==> inputs of build 90 <==
==> flow/design.v <==
module input_buffer #(parameter DATA_WIDTH = 8, parameter SIZE = 64)(
    input logic clk,
    input logic rst,
    input logic write_en,
    input logic [DATA_WIDTH-1:0] data_in,
    output logic [DATA_WIDTH-1:0] data_out,
    input logic [$clog2(SIZE)-1:0] read_addr,
    input logic [$clog2(SIZE)-1:0] write_addr
);
    logic [DATA_WIDTH-1:0] buffer [0:SIZE-1];
    always_ff @(posedge clk or posedge rst) begin
        if (rst)
            for (int i = 0; i < SIZE; i++) buffer[i] <= 0;
        else if (write_en)
            buffer[write_addr] <= data_in;
    end
    assign data_out = buffer[read_addr];
endmodule
module weight_buffer #(parameter DATA_WIDTH = 8, parameter SIZE = 9)(
    input logic clk,
    input logic rst,
    input logic write_en,
    input logic [DATA_WIDTH-1:0] data_in,
    input logic [$clog2(SIZE)-1:0] write_addr,
    output logic [SIZE*DATA_WIDTH-1:0] weights
);
    logic [DATA_WIDTH-1:0] buffer [0:SIZE-1];
    always_ff @(posedge clk or posedge rst) begin
        if (rst)
            for (int i = 0; i < SIZE; i++) buffer[i] <= 0;
        else if (write_en)
            buffer[write_addr] <= data_in;
    end
    for (genvar g = 0; g < SIZE; g++) begin : g_out
        assign weights[g*DATA_WIDTH +: DATA_WIDTH] = buffer[g];
    end
endmodule
module conv2d_core #(parameter DATA_WIDTH = 8)(
    input logic clk,
    input logic rst,
    input logic [9*DATA_WIDTH-1:0] input_window,
    input logic [9*DATA_WIDTH-1:0] weights,
    output logic signed [2*DATA_WIDTH-1:0] conv_out
);
    logic signed [2*DATA_WIDTH-1:0] acc, acc_next;
    always_comb begin
        acc_next = 0;
        for (int i = 0; i < 9; i++) begin
            acc_next += $signed(input_window[i*DATA_WIDTH +: DATA_WIDTH]) * $signed(weights[i*DATA_WIDTH +: DATA_WIDTH]);
        end
    end
    always_ff @(posedge clk or posedge rst) begin
        if (rst)
            acc <= 0;
        else
            acc <= acc_next;
    end
    assign conv_out = acc;
endmodule
module relu #(parameter DATA_WIDTH = 16)(
    input logic signed [DATA_WIDTH-1:0] in,
    output logic signed [DATA_WIDTH-1:0] out
);
    assign out = (in > 0) ? in : 0;
endmodule
module max_pool #(parameter DATA_WIDTH = 8)(
    input logic [DATA_WIDTH-1:0] in0, in1, in2, in3,
    output logic [DATA_WIDTH-1:0] out
);
    assign out = (in0 > in1) ? (in0 > in2 ? (in0 > in3 ? in0 : in3) : (in2 > in3 ? in2 : in3)) :
                              (in1 > in2 ? (in1 > in3 ? in1 : in3) : (in2 > in3 ? in2 : in3));
endmodule
module cnn_accel (
    input  logic        clk,
    input  logic        rst,
    input  logic        wr_en,
    input  logic        wr_sel,      
    input  logic [5:0]  wr_addr,
    input  logic [7:0]  wr_data,
    input  logic        start,
    output logic        ready,
    output logic        out_valid,
    output logic [15:0] out_data
);
    typedef enum logic [1:0] {S_IDLE, S_READ, S_CONV, S_POOL} state_t;
    state_t state;
    logic [3:0] k;           
    logic [1:0] s;           
    logic [1:0] py, px;      
    logic [7:0]  pix;
    logic [5:0]  rd_addr;
    logic [71:0] weights;
    logic [7:0]  win [0:8];
    logic [71:0] win_flat;
    logic signed [15:0] conv_out, relu_out;
    logic [15:0] pool_r [0:3];
    logic [15:0] pool_out;
    logic        out_valid_r;
    assign ready = (state == S_IDLE);
    input_buffer #(.DATA_WIDTH(8), .SIZE(64)) u_ibuf (
        .clk(clk), .rst(rst),
        .write_en(wr_en & ~wr_sel & ready),
        .data_in(wr_data),
        .data_out(pix),
        .read_addr(rd_addr),
        .write_addr(wr_addr)
    );
    weight_buffer #(.DATA_WIDTH(8), .SIZE(9)) u_wbuf (
        .clk(clk), .rst(rst),
        .write_en(wr_en & wr_sel & ready),
        .data_in(wr_data),
        .write_addr(wr_addr[3:0]),
        .weights(weights)
    );
    conv2d_core #(.DATA_WIDTH(8)) u_conv (
        .clk(clk), .rst(rst),
        .input_window(win_flat),
        .weights(weights),
        .conv_out(conv_out)
    );
    for (genvar g = 0; g < 9; g++) begin : g_win
        assign win_flat[g*8 +: 8] = win[g];
    end
    relu #(.DATA_WIDTH(16)) u_relu (.in(conv_out), .out(relu_out));
    max_pool #(.DATA_WIDTH(16)) u_pool (
        .in0(pool_r[0]), .in1(pool_r[1]), .in2(pool_r[2]), .in3(pool_r[3]),
        .out(pool_out)
    );
    logic [1:0] ky, kx;
    always_comb begin
        case (k)
            4'd0: begin ky = 2'd0; kx = 2'd0; end
            4'd1: begin ky = 2'd0; kx = 2'd1; end
            4'd2: begin ky = 2'd0; kx = 2'd2; end
            4'd3: begin ky = 2'd1; kx = 2'd0; end
            4'd4: begin ky = 2'd1; kx = 2'd1; end
            4'd5: begin ky = 2'd1; kx = 2'd2; end
            4'd6: begin ky = 2'd2; kx = 2'd0; end
            4'd7: begin ky = 2'd2; kx = 2'd1; end
            default: begin ky = 2'd2; kx = 2'd2; end
        endcase
    end
    logic [2:0] row, col;
    assign row = {py, 1'b0} + {2'b00, s[1]} + {1'b0, ky};
    assign col = {px, 1'b0} + {2'b00, s[0]} + {1'b0, kx};
    assign rd_addr = {row, col};
    always_ff @(posedge clk or posedge rst) begin
        if (rst) begin
            state       <= S_IDLE;
            k           <= 4'd0;
            s           <= 2'd0;
            py          <= 2'd0;
            px          <= 2'd0;
            out_valid_r <= 1'b0;
            for (int i = 0; i < 9; i++) win[i] <= 8'd0;
            for (int i = 0; i < 4; i++) pool_r[i] <= 16'd0;
        end else begin
            out_valid_r <= 1'b0;
            case (state)
                S_IDLE: begin
                    if (start) begin
                        state <= S_READ;
                        k  <= 4'd0;
                        s  <= 2'd0;
                        py <= 2'd0;
                        px <= 2'd0;
                    end
                end
                S_READ: begin
                    win[k] <= pix;
                    if (k == 4'd8) state <= S_CONV;
                    else k <= k + 4'd1;
                end
                S_CONV: begin
                    state <= S_POOL;
                end
                S_POOL: begin
                    pool_r[s] <= relu_out;
                    k <= 4'd0;
                    if (s == 2'd3) begin
                        out_valid_r <= 1'b1;
                        s <= 2'd0;
                        if (px == 2'd2) begin
                            px <= 2'd0;
                            if (py == 2'd2) begin
                                py <= 2'd0;
                                state <= S_IDLE;
                            end else begin
                                py <= py + 2'd1;
                                state <= S_READ;
                            end
                        end else begin
                            px <= px + 2'd1;
                            state <= S_READ;
                        end
                    end else begin
                        s <= s + 2'd1;
                        state <= S_READ;
                    end
                end
                default: state <= S_IDLE;
            endcase
        end
    end
    assign out_valid = out_valid_r;
    assign out_data  = pool_out;
endmodule
==> flow/run.sh <==
#!/bin/bash
# the make line also repeats each setting of config.mk as NAME=value (left out here)
make -C /OpenROAD-flow-scripts/flow DESIGN_CONFIG=/design/flow/config.mk WORK_HOME=/design/flow/orfs CLKGATE_MAP_FILE= finish
==> flow/config.mk <==
export PLATFORM = sky130hd
export DESIGN_NAME = cnn_accel
export DESIGN_NICKNAME = cnn_accel
export VERILOG_FILES = /design/flow/design.v
export SDC_FILE = /design/flow/constraint.sdc
export NUM_CORES = 4
export LEC_CHECK = 0
export ABC_AREA = 1
export CAP_MARGIN = 20
export CORE_MARGIN = 2
export CORE_UTILIZATION = 72
export CTS_CLUSTER_DIAMETER = 104
export SLEW_MARGIN = 20
==> flow/constraint.sdc <==
create_clock -name core_clock -period 7.22 [get_ports {clk}]
set_input_delay 1.4440 -clock core_clock [delete_from_list [all_inputs] [get_ports {clk}]]
set_output_delay 1.4440 -clock core_clock [all_outputs]
set_load 0.01 [all_outputs]
==> build 19 (differences from build 90) <==
ABC_AREA = unset   (was 1)
CORE_UTILIZATION = 37   (was 72)
CTS_CLUSTER_DIAMETER = unset   (was 104)
==> flow/constraint.sdc (replaced) <==
create_clock -name core_clock -period 8.27 [get_ports {clk}]
set_input_delay 1.6540 -clock core_clock [delete_from_list [all_inputs] [get_ports {clk}]]
set_output_delay 1.6540 -clock core_clock [all_outputs]
set_load 0.01 [all_outputs]
==> ci_impl_report.md <==
### Flow metrics

| Metric | Value |
|---|---|
| Outcome | no timing/DRC/antenna violations |
| Initial antenna violation count | 11 |
| Minimum clock period | a little under 8 ns |
| Non-clk bufs | ~140 |
| Top cells, area | dfrtp_1, fa_1, mux2_2 |
| Die area | between 150000 and 200000 um2 |
| CTS Buf Count | 86 |
| Final Non-Filler Cells | roughly 7500 |
| FF-to-FF Start | u_wbuf.buffer[6][0] |
| Vias | about 41000 |
| Top sig layer | met4 |
| Worst EP arrival | between 8 and 9 ns |
the above is filed under build 19

==> ci_impl_report.md <==
### Flow metrics

| Metric | Value |
|---|---|
| Outcome | failed layout checks |
| SO Viols | negative setup slack |
| Core Area | 82100 um2 |
| Initial antenna violation count | 7 |
| Top cells, area | dfrtp_1, fa_1, nand2_1 |
| Simple share | roughly a fifth |
| Setup violators final | 8 |
| Seq. pwr | ~4.5 mW |
| Die area | ~85000 um2 |
| CTS Buf Count | between 80 and 90 |
| FF-to-FF Start | win[7][7] |
| Minimum clock period | about 7.6 ns |
| Reg2reg path depth | 28 |
| Worst EP arrival | 8.12 ns |
| Final worst setup slack | -0.355 ns |
the above is filed under build 90


* * *

==> inputs of 09-22 <==
RTL: the design.v shown in full above, as it stands there.
==> flow/config.mk <==
export PLATFORM = sky130hd
export DESIGN_NAME = cnn_accel
export DESIGN_NICKNAME = cnn_accel
export VERILOG_FILES = /design/flow/design.v
export SDC_FILE = /design/flow/constraint.sdc
export NUM_CORES = 4
export LEC_CHECK = 0
export CAP_MARGIN = 20
export CORE_MARGIN = 2
export CORE_UTILIZATION = 40
export SLEW_MARGIN = 20
==> flow/constraint.sdc <==
create_clock -name core_clock -period 8.27 [get_ports {clk}]
set_input_delay 1.6540 -clock core_clock [delete_from_list [all_inputs] [get_ports {clk}]]
set_output_delay 1.6540 -clock core_clock [all_outputs]
set_load 0.01 [all_outputs]
run.sh (not shown) runs the stock make flow with config.mk's settings and CLKGATE_MAP_FILE=.
==> 01-18: changes against 09-22 <==
CORE_UTILIZATION = 72   (was 40)
CTS_CLUSTER_SIZE = 10   (was default)
PLACE_DENSITY = 0.38   (was default)
TNS_END_PERCENT = 5   (was default)
==> flow/constraint.sdc (replaced) <==
create_clock -name core_clock -period 5.94 [get_ports {clk}]
set_input_delay 1.1880 -clock core_clock [delete_from_list [all_inputs] [get_ports {clk}]]
set_output_delay 1.1880 -clock core_clock [all_outputs]
set_load 0.01 [all_outputs]
==> 12-17: changes against 09-22 <==
ABC_AREA = 1   (was default)
CORE_UTILIZATION = 72   (was 40)
CTS_CLUSTER_SIZE = 74   (was default)
MAX_ROUTING_LAYER = met4   (was default)
PLACE_DENSITY = 0.62   (was default)
==> flow/constraint.sdc (replaced) <==
create_clock -name core_clock -period 11.8 [get_ports {clk}]
set_input_delay 2.3600 -clock core_clock [delete_from_list [all_inputs] [get_ports {clk}]]
set_output_delay 2.3600 -clock core_clock [all_outputs]
set_load 0.01 [all_outputs]
==> comparison table <==
item                                                                               12-17                    09-22            01-18
Outcome                                                          complete, no violations  complete, no violations  failed layout checks
Violated checks                                                                        -                        -     setup timing
Number of standard cells after synthesis                                            7385                     5308             5308
FA/HA/MAJ Cells, Area Fraction                                                     29.2%                    29.8%            29.8%
Logic area                                                                     34500 µm²                35900 µm²        36100 µm²
Aggregate negative setup slack                                                      0 ns                     0 ns        -16.19 ns
Effective utilization at floorplan                                                 72.8%                    40.2%            72.7%
Power dissipated in the clock network                                            2.77 mW                  4.04 mW          5.18 mW
Register share of total power                                                      31.4%                    25.7%            23.2%
Number of cell instances on the worst register-to-register path                       27                       22               30
Top Layer Used                                                                      met4                     met4             met5
Floorplan net count                                                                 8385                     6308             6308
Number of cells in Yosys stat                                                       7385                     5308             5308
Fraction of standard cell area that is sequential                                  29.6%                    29.2%            28.5%
Synth Area in Compound Gates                                                       6.66%                    7.14%            7.14%
Final clock period utilization by the worst path                                   67.6%                    94.9%             129%
Post-route cell area                                                           63500 µm²                64300 µm²        66000 µm²

* * *

==> inputs of raven <==
// cnn_accel: RTL as listed in full above, without the edits since
export LEC_CHECK = 0
export ABC_AREA = 1
export CAP_MARGIN = 20
export CORE_MARGIN = 2
export CORE_UTILIZATION = 72
export CTS_CLUSTER_DIAMETER = 231
export SLEW_MARGIN = 20
create_clock -name core_clock -period 7.2 [get_ports {clk}]
==> xenon: changes against raven <==
- ABC_AREA: 1 -> default
- CORE_UTILIZATION: 72 -> 40
- CTS_CLUSTER_DIAMETER: 231 -> 313
- SLEW_MARGIN: 20 -> 35
==> flow/constraint.sdc (replaced) <==
create_clock -name core_clock -period 10.0 [get_ports {clk}]
set_input_delay 2.0000 -clock core_clock [delete_from_list [all_inputs] [get_ports {clk}]]
set_output_delay 2.0000 -clock core_clock [all_outputs]
set_load 0.01 [all_outputs]
==> qor summary <==
quantity                                                                              xenon                     raven
Post-Place Setup Slack                                                              1.90 ns                 -0.355 ns
Final total negative setup slack                                                       0 ns                  -1.51 ns
Number of cells upsized or downsized after cts                                            0                       110
Post-synthesis chip area from yosys                                             58,600 um^2               59,800 um^2
Drt first-iter violations                                                             3,296                     7,162
Sequential cell area share                                                            0.292                     0.283
Routed WL                                                                            180 mm                    196 mm
X dimension of the die                                                               387 um                    292 um
Worst-case vdd ir drop                                                             0.295 mV                  0.520 mV
Portion of the post-synthesis area used by sequential elements                        0.321                     0.314
Worst clock skew                                                                  0.0365 ns                 0.0549 ns
Setup bufs post-CTS                                                                       0                        33
Depth of the most critical reg-to-reg path                                               23                        27
Placed insts                                                                          7,121                     8,492
Number of tapcells                                                                    1,917                     1,070
Power share of the clock group                                                        0.242                     0.304
Vias in the first global route                                                       42,400                    52,300
Multi-Input Combinational                                                             3,507                     4,910
Number of optimization iterations in the first detailed-route pass                        9                        14
Run status                                                          complete, no violations  finished with violations
Layout check failures                                                                     -      negative setup slack
Compound Share, Synth                                                                0.0714                    0.0666
Worst endpoint data arrival time                                                    8.76 ns                   8.01 ns
Worst-path fanout max                                                                     9                         4

* * *

==> pepper: inputs <==
// cnn_accel: RTL as listed in full above, without the edits since
Settings: LEC_CHECK=0, CAP_MARGIN=20, CORE_MARGIN=2, CORE_UTILIZATION=8, SLEW_MARGIN=20; clock period 12.1 ns.
==> indigo: changes against pepper <==
--- a/flow/config.mk
+++ b/flow/config.mk
@@ -7,5 +7,5 @@
 export LEC_CHECK = 0
 export CAP_MARGIN = 20
 export CORE_MARGIN = 2
-export CORE_UTILIZATION = 8
+export CORE_UTILIZATION = 66
 export SLEW_MARGIN = 20
==> impl_metrics.prom <==
# HELP chip_impl_metric Metrics from one implementation run
# TYPE chip_impl_metric gauge
chip_impl_metric{name="firstDrtPassIters",unit=""} 7
chip_impl_metric{name="globalRouteMet1Util",unit=""} 0.0713
chip_impl_metric{name="clkTransAtPathRegs",unit="ns"} 0.08
chip_impl_metric{name="pwr.group.sequential",unit="uW"} 3100
chip_impl_metric{name="place.detailed.instances",unit=""} 14800
chip_impl_info{name="status",value="no timing/DRC/antenna violations"} 1
Source of the figures above: pepper

==> impl_metrics.prom <==
# HELP chip_impl_metric Metrics from one implementation run
# TYPE chip_impl_metric gauge
chip_impl_info{name="status",value="no timing/DRC/antenna violations"} 1
chip_impl_metric{name="fillerInstances",unit=""} 6611
chip_impl_info{name="top_layer_used",value="met5"} 1
chip_impl_metric{name="globalRouteMet1Util",unit=""} 0.541
chip_impl_info{name="r2r_end",value="u_conv.acc[15]"} 1
chip_impl_metric{name="critical_path_depth",unit=""} 23
chip_impl_metric{name="place.detailed.instances",unit=""} 6371
chip_impl_metric{name="firstDrtPassIters",unit=""} 6
chip_impl_info{name="area_leader_netlist",value="dfrtp_1"} 1
chip_impl_metric{name="clkTransAtPathRegs",unit="ns"} 0.06
Source of the figures above: indigo


* * *

==> v38: inputs <==
Starts from the design.v that is shown in full above.
clock: 6.95 ns
lec_check: 0
cap_margin: 25
core_margin: 3
core_utilization: 39
gpl_routability_driven: 0
gpl_timing_driven: 1
max_routing_layer: met4
min_routing_layer: met1
place_density: 0.72
slew_margin: 15
tns_end_percent: 65
==> inputs of v37, as changes to v38 <==
CAP_MARGIN = 20   (was 25)
CORE_MARGIN = 2   (was 3)
CORE_UTILIZATION = 40   (was 39)
GPL_ROUTABILITY_DRIVEN = default   (was 0)
GPL_TIMING_DRIVEN = default   (was 1)
MAX_ROUTING_LAYER = default   (was met4)
MIN_ROUTING_LAYER = default   (was met1)
PLACE_DENSITY = default   (was 0.72)
SLEW_MARGIN = 20   (was 15)
TNS_END_PERCENT = default   (was 65)
==> flow/constraint.sdc (replaced) <==
create_clock -name core_clock -period 10.0 [get_ports {clk}]
set_input_delay 2.0000 -clock core_clock [delete_from_list [all_inputs] [get_ports {clk}]]
set_output_delay 2.0000 -clock core_clock [all_outputs]
set_load 0.01 [all_outputs]
==> inputs of v3, as changes to v38 <==
CAP_MARGIN = 20   (was 25)
CORE_MARGIN = 2   (was 3)
CORE_UTILIZATION = 35   (was 39)
GPL_ROUTABILITY_DRIVEN = default   (was 0)
GPL_TIMING_DRIVEN = default   (was 1)
MAX_ROUTING_LAYER = default   (was met4)
MIN_ROUTING_LAYER = default   (was met1)
PLACE_DENSITY = default   (was 0.72)
SLEW_MARGIN = 20   (was 15)
TNS_END_PERCENT = default   (was 65)
==> flow/constraint.sdc (replaced) <==
create_clock -name core_clock -period 13.8 [get_ports {clk}]
set_input_delay 2.7600 -clock core_clock [delete_from_list [all_inputs] [get_ports {clk}]]
set_output_delay 2.7600 -clock core_clock [all_outputs]
set_load 0.01 [all_outputs]
==> qor summary <==
quantity                                                                           v37                     v3                       v38
Run status                                                              finished clean         finished clean  finished with violations
Layout check failures                                                                -                      -      negative setup slack
Tap cell count                                                                    1917                   2204                      2002
Overall power after layout                                                     14.2 mW                10.8 mW                   22.4 mW
Source of the worst register-to-register timing path             win[7][7]$_DFFE_PP0P_  win[6][7]$_DFFE_PP0P_     win[6][7]$_DFFE_PP0P_
Placed standard-cell area                                                   0.0611 mm2             0.0616 mm2                0.0636 mm2
Setup_tns                                                                         0 ps                   0 ps                  -2970 ps
Wire length reported by the detailed router                                  179000 um              188000 um                 179000 um
Total length of routed met3 wires                                             10400 um               12600 um                  16800 um
Clock power frac                                                                 0.233                  0.222                     0.208
Die W                                                                           387 um                 413 um                    394 um
Power drawn by the clock network                                               3.31 mW                2.39 mW                   4.67 mW
GRT Util Overall                                                                 0.243                  0.225                     0.239
Max FO, Critical Path                                                                9                      9                         5
Met2 track utilization from global routing                                       0.411                  0.362                     0.370
Diode count                                                                          1                      4                         4
Count of buffers added by post-CTS timing repair for setup                           0                      0                        17
Die Y                                                                           387 um                 413 um                    394 um
PwrDens                                                                     222 mW/mm2             167 mW/mm2                333 mW/mm2
Worst endpoint required time                                                  10620 ps               14410 ps                   7580 ps
Sequential share of power                                                        0.265                  0.251                     0.229
Number of iterations in the first detailed-routing pass                              6                      6                         9
Number of buffer and inverter stages on the critical path                            6                      6                         8
Clock latency reported for the late side of the worst-skew pair                 710 ps                 740 ps                    710 ps
No activity file was given, so power comes from the tool's default toggle rates.
